Setup of build 65:
Design lc4_core, start of the top module:
module lc4_core
   (input  wire        clk,
    input  wire        rst,
    output wire [15:0] o_cur_pc,
    input  wire [15:0] i_cur_insn,
    output wire [15:0] o_dmem_addr,
    input  wire [15:0] i_cur_dmem_data,
    output wire        o_dmem_we,
    output wire [15:0] o_dmem_towrite,
    output wire [1:0]  test_stall,
    output wire [15:0] test_cur_pc,
    output wire [15:0] test_cur_insn,
    output wire        test_regfile_we,
    output wire [2:0]  test_regfile_wsel,
    output wire [15:0] test_regfile_data,
    output wire        test_nzp_we,
    output wire [2:0]  test_nzp_new_bits,
    output wire        test_dmem_we,
    output wire [15:0] test_dmem_addr,
    output wire [15:0] test_dmem_data
    );
Settings: LEC_CHECK=0, CAP_MARGIN=20, CELL_PAD_IN_SITES_DETAIL_PLACEMENT=1, CELL_PAD_IN_SITES_GLOBAL_PLACEMENT=3, CORE_MARGIN=4, CORE_UTILIZATION=72, CTS_CLUSTER_DIAMETER=57, GPL_ROUTABILITY_DRIVEN=0, GPL_TIMING_DRIVEN=0, HOLD_SLACK_MARGIN=0.06, MIN_ROUTING_LAYER=met2, SETUP_SLACK_MARGIN=5.0, SLEW_MARGIN=20, TNS_END_PERCENT=20; clock period 57.2 ns.
run.sh (not shown) runs the stock make flow with config.mk's settings and CLKGATE_MAP_FILE=.
For build 65, the flow was terminated by a tool error in global placement without I/O and produced no final design.
--- input diff build 65..build 72 ---
Settings: a deleted HOLD_SLACK_MARGIN that had been 0.06; a deleted CELL_PAD_IN_SITES_DETAIL_PLACEMENT that had been 1; a deleted CELL_PAD_IN_SITES_GLOBAL_PLACEMENT that had been 3; a change of CORE_MARGIN from 4 to 2; a deleted GPL_ROUTABILITY_DRIVEN that had been 0; a deleted CTS_CLUSTER_DIAMETER that had been 57; a deleted SETUP_SLACK_MARGIN that had been 5.0; a change of CORE_UTILIZATION from 72 to 40; a deleted MIN_ROUTING_LAYER that had been met2; a change of the clock period (ns, I/O delays scaled along) from 57.2 to 40.0.
Results
Build 72 went all the way through the flow, and no timing, DRC or antenna check failed.
Die area in build 72 is about 70% above build 65.
Between build 65 and build 72, the flow reports horizontal die size increasing by more than a quarter.
Diff build 65 and build 72: number of cell rows higher in build 72
diff inputs: build 72 => build 92
Settings: GPL_TIMING_DRIVEN: 0 -> unset; TNS_END_PERCENT: 20 -> unset; CORE_UTILIZATION: 40 -> 58; the clock period (ns, I/O delays scaled along): 40.0 -> 21.7.
==> results <==
- For build 92, the flow was terminated by a tool error in global routing and produced no final design.
- Buffer levels on the longest clock path: build 92 vs build 72 identical
- Going from build 72 to build 92, post-CTS setup-driven buffer insertion count grew by 153; core utilization before placement grew by 18 points; number of buffers created by CTS shrank by 6; number of hold buffers added after CTS held steady.
- Build 92 vs build 72 — HPWL after detailed placement dropped by more than 10%
- Parity-gate share of the synthesized area counting xor and xnor cells: build 92 vs build 72 identical
- Re average cell area after synthesis: no difference whatsoever between build 72 and build 92.
- Build 92: core footprint about 30% below build 72
- Comparing build 92 and build 72, post-CTS resize count is higher on build 92.
- Site row count came out lower on build 92 than on build 72.
--- input diff build 92..build 60 ---
Settings: changing CORE_UTILIZATION from 58 to 65; setting TNS_END_PERCENT to 5 for the first time; changing the clock period (ns, I/O delays scaled along) from 21.7 to 26.9.
Results
- Run status, build 92: aborted in global routing, error ODB-0269
- Build 60: it failed with a tool error in global routing, so there are no final results.
- | buffer count from post-CTS setup fixing | build 60 vs build 92 | 165 lower |
- Compared with build 92, in build 60 area figure in the yosys stat output ~0 delta; die area shrank by 8700 sq um.
- Build 92 → build 60: total of cells resized after clock tree synthesis decreased 341, count of boundary I/O pins has remained practically unchanged.
- In build 60, the number of cells in the design after placement came out 142 below the value in build 92.
- Build 92 has higher post-place instance area than build 60.
- Cmp build 60 and build 92 / worst-case setup slack after placement / higher: build 60
- Height of the die: higher on build 92
> inputs changed (build 60 -> build 22)
Settings: SETUP_SLACK_MARGIN now 4.94, previously not set; TNS_END_PERCENT no longer set, was 5; CORE_UTILIZATION now 58, was 65; the clock period (ns, I/O delays scaled along) now 31.9, was 26.9.
## What came out
- Status build 22: flow complete, layout not clean - setup timing
- H-tree level count came out exactly the same in build 60 and build 22.
- Going from build 60 to build 22, site row count grew by a few percent.
- Vertical die dimension grows by a few percent when moving from build 60 to build 22.
- Maximum buffer depth of the clock tree came out exactly the same in build 60 and build 22.
- Between build 60 and build 22, the flow reports width of the die increasing by a few percent.
- Diff build 60..build 22 | synthesized area per cell | unchanged
- Lower minimum setup slack after placement among build 60 and build 22: build 60
- On total cell area at the placement stage, the lower figure sits with build 60, not build 22.
- Build 22 falls short of build 60 in total die area.
- Re number of distinct standard cells referenced by the synthesized netlist: no difference whatsoever between build 22 and build 60.
- Between build 60 and build 22, the difference in half-perimeter wire length after detailed placement is negligible.
Input changes introduced in build 8 (baseline for comparison: build 22):
Settings: PLACE_DENSITY: unset -> 0.42; ABC_AREA: unset -> 1; CTS_CLUSTER_DIAMETER: unset -> 278; SETUP_SLACK_MARGIN: 4.94 -> unset; TNS_END_PERCENT: unset -> 5; the clock period (ns, I/O delays scaled along): 31.9 -> 21.7.
Results
Build 8 had finished all stages when the layout checks came back failing, citing setup timing.
From build 22 to build 8 the numbers moved as follows: met3 track utilization from global routing lost 8.8 points; synthesized cell count picked up an extra about 2.3%.
Of build 8 and build 22, the higher area of all placed cells without fillers belongs to build 22.
Run comparison: build 22 main kind of combinational logic by area AND-OR/OR-AND gates; build 8 main kind of combinational logic by area simple AND/OR/NAND/NOR gates
Flip-flop and latch share of the layout cell area, build 8 and build 22, lower one = build 22.
Area of the mapped netlist (build 8 over build 22): decrease, 7.4%
Initial antenna violation count sits lower in build 8 than in build 22.

* * *

lc4_core again, from the RTL that the note above started with.
clock: 21.6 ns
lec_check: 0
abc_area: 1
cap_margin: 20
core_aspect_ratio: 0.5
core_margin: 2
core_utilization: 72
cts_cluster_diameter: 375
cts_cluster_size: 97
place_density: 0.37
setup_slack_margin: -1.93
slew_margin: 20
tns_end_percent: 5
The starting point ended with an error in global routing (GRT-0232).
Change:
- ABC_AREA: 1 -> not set
- CORE_ASPECT_RATIO: 0.5 -> not set
- CORE_UTILIZATION: 72 -> 40
- CTS_CLUSTER_DIAMETER: 375 -> not set
- CTS_CLUSTER_SIZE: 97 -> not set
- PLACE_DENSITY: 0.37 -> not set
- SETUP_SLACK_MARGIN: -1.93 -> not set
- TNS_END_PERCENT: 5 -> not set
- clock period: 21.6 -> 40.0 ns (I/O delays scaled with it)
Effect:
- The new run finished clean
- die size is higher by 92%
- area after synthesis rose by about 8%
- synthesized cell count falls by about 2.2%
Change:
- CORE_UTILIZATION: 40 -> 58
- SETUP_SLACK_MARGIN: not set -> 5.0
- clock period: 40.0 -> 31.8 ns (I/O delays scaled with it)
Outcome:
- Now the flow produced a layout that fails on setup timing
- wire length rises by about 16%
- clock skew rises by 0.011 ns
- worst hold slack gets worse by 0.025 ns
- worst setup slack gets worse by 4.4 ns
- global-route usage rises by 20 points
- final area rises by about 22%

* * *

lc4_core again, from the RTL that the note above started with.
Settings: LEC_CHECK=0, CAP_MARGIN=20, CORE_MARGIN=2, CORE_UTILIZATION=27, CTS_CLUSTER_DIAMETER=23, CTS_CLUSTER_SIZE=11, GPL_ROUTABILITY_DRIVEN=0, GPL_TIMING_DRIVEN=1, PLACE_DENSITY=0.54, SLEW_MARGIN=20; clock period 56.4 ns.
The starting point went through all stages and came out clean.
Edit:
- ABC_AREA: default -> 1
- CELL_PAD_IN_SITES_GLOBAL_PLACEMENT: default -> 1
- PLACE_DENSITY: 0.54 -> default
- PLACE_DENSITY_LB_ADDON: default -> 0.06
=>
- first-iteration DRC count drops by well over a third
- via count drops by roughly a tenth
- utilization climbs by 0.55 points
- final cell count climbs slightly
- worst hold slack gets worse by 0.012 ns
- area after synthesis drops by a little under a tenth
- fmax climbs by a little under a tenth
- sequential share of layout area climbs by 1.2 points
Edit:
- CORE_MARGIN: 2 -> 8
- GPL_ROUTABILITY_DRIVEN: 0 -> 1
- SETUP_SLACK_MARGIN: default -> 0.01
- SLEW_MARGIN: 20 -> 15
- TNS_END_PERCENT: default -> 65
- clock period: 56.4 -> 39.7 ns (I/O delays scaled with it)
Outcome:
- sequential share of layout area shrinks by 0.32 points
- final area rose by 1.7%
- via count rises by 0.43%
- non-clock buffer count climbs by 52
- worst setup slack got worse by 11 ns
- synthesized cell count is unchanged
- clock skew is about the same
- utilization is higher by 0.34 points

* * *

red:
Starting RTL as in the previous note.
Settings: LEC_CHECK=0, ABC_AREA=1, CAP_MARGIN=20, CORE_ASPECT_RATIO=0.5, CORE_MARGIN=2, CORE_UTILIZATION=72, CTS_CLUSTER_DIAMETER=196, CTS_CLUSTER_SIZE=98, PLACE_DENSITY=0.4, SETUP_SLACK_MARGIN=-1.6, SLEW_MARGIN=20, TNS_END_PERCENT=10; clock period 22.3 ns.
red did not finish; the tool stopped in global routing with error GRT-0232.
### red -> blue
- a deleted CORE_ASPECT_RATIO that had been 0.5
- a deleted CTS_CLUSTER_DIAMETER that had been 196
- a deleted PLACE_DENSITY that had been 0.4
- a deleted SETUP_SLACK_MARGIN that had been -1.6
- a deleted CTS_CLUSTER_SIZE that had been 98
- a deleted ABC_AREA that had been 1
- a deleted TNS_END_PERCENT that had been 10
- a change of CORE_UTILIZATION from 72 to 15
- a change of the clock period (ns, I/O delays scaled along) from 22.3 to 39.0
- Note that the post-synthesis cell type count recorded for blue amounts to 1.5 times the value seen in red.
- Diff red -> blue: post-placement cell area went up 3.7%, post-synthesis share of cell area spent on xor and xnor gates +0.97 points, area after synthesis now larger.
- Going from red to blue, the die area was enlarged.
- Delta (blue minus red): number of cells in the yosys synthesis report lower; placed instance count higher; mux contribution to synthesized area higher.
- red did not finish; a tool error ended it in global routing.
- blue: all stages complete, timing, DRC and antenna checks passed
- Relative to red, routability congestion estimate decreased by 0.29 in blue.
- Synthesized cell count sits lower in blue than in red.
[inputs] green vs blue
- an added CTS_CLUSTER_DIAMETER of 253
- a change of CORE_UTILIZATION from 15 to 58
- an added ABC_AREA of 1
- a change of the clock period (ns, I/O delays scaled along) from 39.0 to 24.7
### Flow results
STATUS run=green STAGES=ALL_DONE FINAL_CHECKS=FAILED CAUSE=setup timing
Detailed-route wire length (blue / green): 1.13
proc.wsel_reg_W.state[1] as the critical path startpoint was reported by blue, and proc.wsel_reg_M.state[2] by green.
NOTE number of cells on the critical path blue->green increased by more than half
[compare] base=blue new=green: final cycle utilization of the critical path shows an increase of 35 points, required time of the critical path down 14.34 ns, final standard cell area without fillers saw an increase.
Going from blue to green, maximum clock rate grew by more than 10%.
On final worst setup slack: between green and blue, it ends up higher for blue.
Relative to green, the following input files were edited for orange:
- CTS_CLUSTER_DIAMETER: 253 -> unset
- ABC_AREA: 1 -> unset
- MAX_ROUTING_LAYER: unset -> met4
- CORE_UTILIZATION: 58 -> 65
- the clock period (ns, I/O delays scaled along): 24.7 -> 26.9
### Flow results
Looking at area fraction in xor and xnor cells, orange sits above green.
Buffer count from post-CTS setup fixing was lower in orange than in green.
green -> orange: combined area of all synthesized cells increased by a little under 10%
Status: orange FAILED at global routing (tool error)
orange against green: mean post-synth cell area has increased; Yosys chip area shows an increase of about 8%; chip height moved down; cell count after placement fell by 110; number of enable-type register cells in the synthesized netlist held.
Detailed placement HPWL, orange vs green: up by more than 10%
diff inputs: orange => purple
- CORE_UTILIZATION changed from 65 to 40
- MAX_ROUTING_LAYER removed (was met4)
- the clock period (ns, I/O delays scaled along) changed from 26.9 to 39.0
[summary]
- purple completed end to end with timing, DRC and antenna clean.
- Re number of I/O pins: no difference whatsoever between orange and purple.
- Relative to orange, total number of placement rows has gone up in purple.
- The run showing the smaller initial cell density of the core is purple.
- Per the comparison of purple with orange, CTS buffer count picked up an extra 7, chip width saw an increase, chip height rose about 27%, worst setup slack before clock tree synthesis now sits higher, post-detailed-placement cell area shows a reduction of 0.0066 mm2.
- Relative to orange, floorplan die area has gone up in purple.

* * *

## build 4
lc4_core again, from the RTL that the note above started with.
Settings: LEC_CHECK=0, CAP_MARGIN=20, CELL_PAD_IN_SITES_GLOBAL_PLACEMENT=3, CORE_MARGIN=4, CORE_UTILIZATION=72, GPL_TIMING_DRIVEN=0, SETUP_SLACK_MARGIN=0.46, SLEW_MARGIN=20, TNS_END_PERCENT=20; clock period 57.2 ns.
Build 4 is listed as incomplete: the tool reported an error in global placement without I/O (3_1_place_gp_skip_io) and the run ended there.
Modified inputs, build 47 compared to build 4
- an added PLACE_DENSITY of 0.38
- an added MIN_ROUTING_LAYER of met2
- a change of TNS_END_PERCENT from 20 to 90
- an added HOLD_SLACK_MARGIN of 0.14
- an added CELL_PAD_IN_SITES_DETAIL_PLACEMENT of 1
- a change of CORE_UTILIZATION from 72 to 45
- an added MAX_ROUTING_LAYER of met4
- a change of CORE_MARGIN from 4 to 8
- an added GPL_ROUTABILITY_DRIVEN of 0
- an added ABC_AREA of 1
- a change of SETUP_SLACK_MARGIN from 0.46 to 5.0
- an added CTS_CLUSTER_DIAMETER of 195
- Build 47: it failed during global placement without I/O (3_1_place_gp_skip_io), and the tool reported GPL-0301.
- Build 47 vs build 4 — placeable core area rose about 50%.
- Die height, build 47 vs build 4: up by more than 10%
- Die area, build 47 and build 4: higher on build 47
- Compound-cell area share of the yosys netlist in build 47 vs build 4: down 3.7 points
- Compare build 47 and build 4 | die extent in x higher: build 47
- Comparing build 4 against build 47, there is no change at all in number of flops mapped to enable cells by yosys.
- Of build 47 and build 4, the higher floorplan utilization belongs to build 4.
- Combined area of all synthesized cells shrinks by a little under 10% when moving from build 4 to build 47.
- Looking at number of cells produced by synthesis, build 47 sits about 2.3% above build 4.
#### Input delta (build 41 over build 47)
- CTS_CLUSTER_DIAMETER no longer set, was 195
- CELL_PAD_IN_SITES_DETAIL_PLACEMENT no longer set, was 1
- ABC_AREA no longer set, was 1
- MIN_ROUTING_LAYER no longer set, was met2
- MAX_ROUTING_LAYER no longer set, was met4
- HOLD_SLACK_MARGIN now 0.06, was 0.14
- CORE_UTILIZATION now 72, was 45
- CORE_MARGIN now 4, was 8
- PLACE_DENSITY no longer set, was 0.38
- TNS_END_PERCENT now 20, was 90
==> results <==
The flow ended early for build 41: it failed with a tool error in global placement without I/O (3_1_place_gp_skip_io).
Taking build 47 as the reference, in build 41 adder and majority cell fraction of the synthesized area fell 1.2 points, sequential fraction of the synthesis area -1.8 points.
Measured against each other, build 41 and build 47 differ in die outline area, the higher figure coming from build 47.
Compared build 41 vs build 47, and core utilization at floorplan is up in build 41.
Against build 47, build 41 comes in 142 lower on yosys cell count.
> inputs changed (build 41 -> build 19)
- removing TNS_END_PERCENT (formerly 20)
- setting MAX_ROUTING_LAYER to met4 for the first time
- removing HOLD_SLACK_MARGIN (formerly 0.06)
- removing CELL_PAD_IN_SITES_GLOBAL_PLACEMENT (formerly 3)
- changing CORE_UTILIZATION from 72 to 66
- removing GPL_TIMING_DRIVEN (formerly 0)
- removing GPL_ROUTABILITY_DRIVEN (formerly 0)
- changing CORE_MARGIN from 4 to 2
- changing the clock period (ns, I/O delays scaled along) from 57.2 to 37.0
## What came out
As for a clean layout from build 41 and build 19, there is none.
~same share of synthesized cell area in and-or and or-and compound cells in build 41 and build 19
Build 19 vs build 41 — die height climbed by a few percent
Re Yosys chip area: no difference whatsoever between build 19 and build 41.
Diff build 41 -> build 19 | pre-placement core utilization | decrease of 6.0 points
Area enclosed by the die boundary delta (build 19 − build 41): unfavourable
Any difference in share of the yosys chip area belonging to registers between build 41 and build 19 is small enough to ignore.
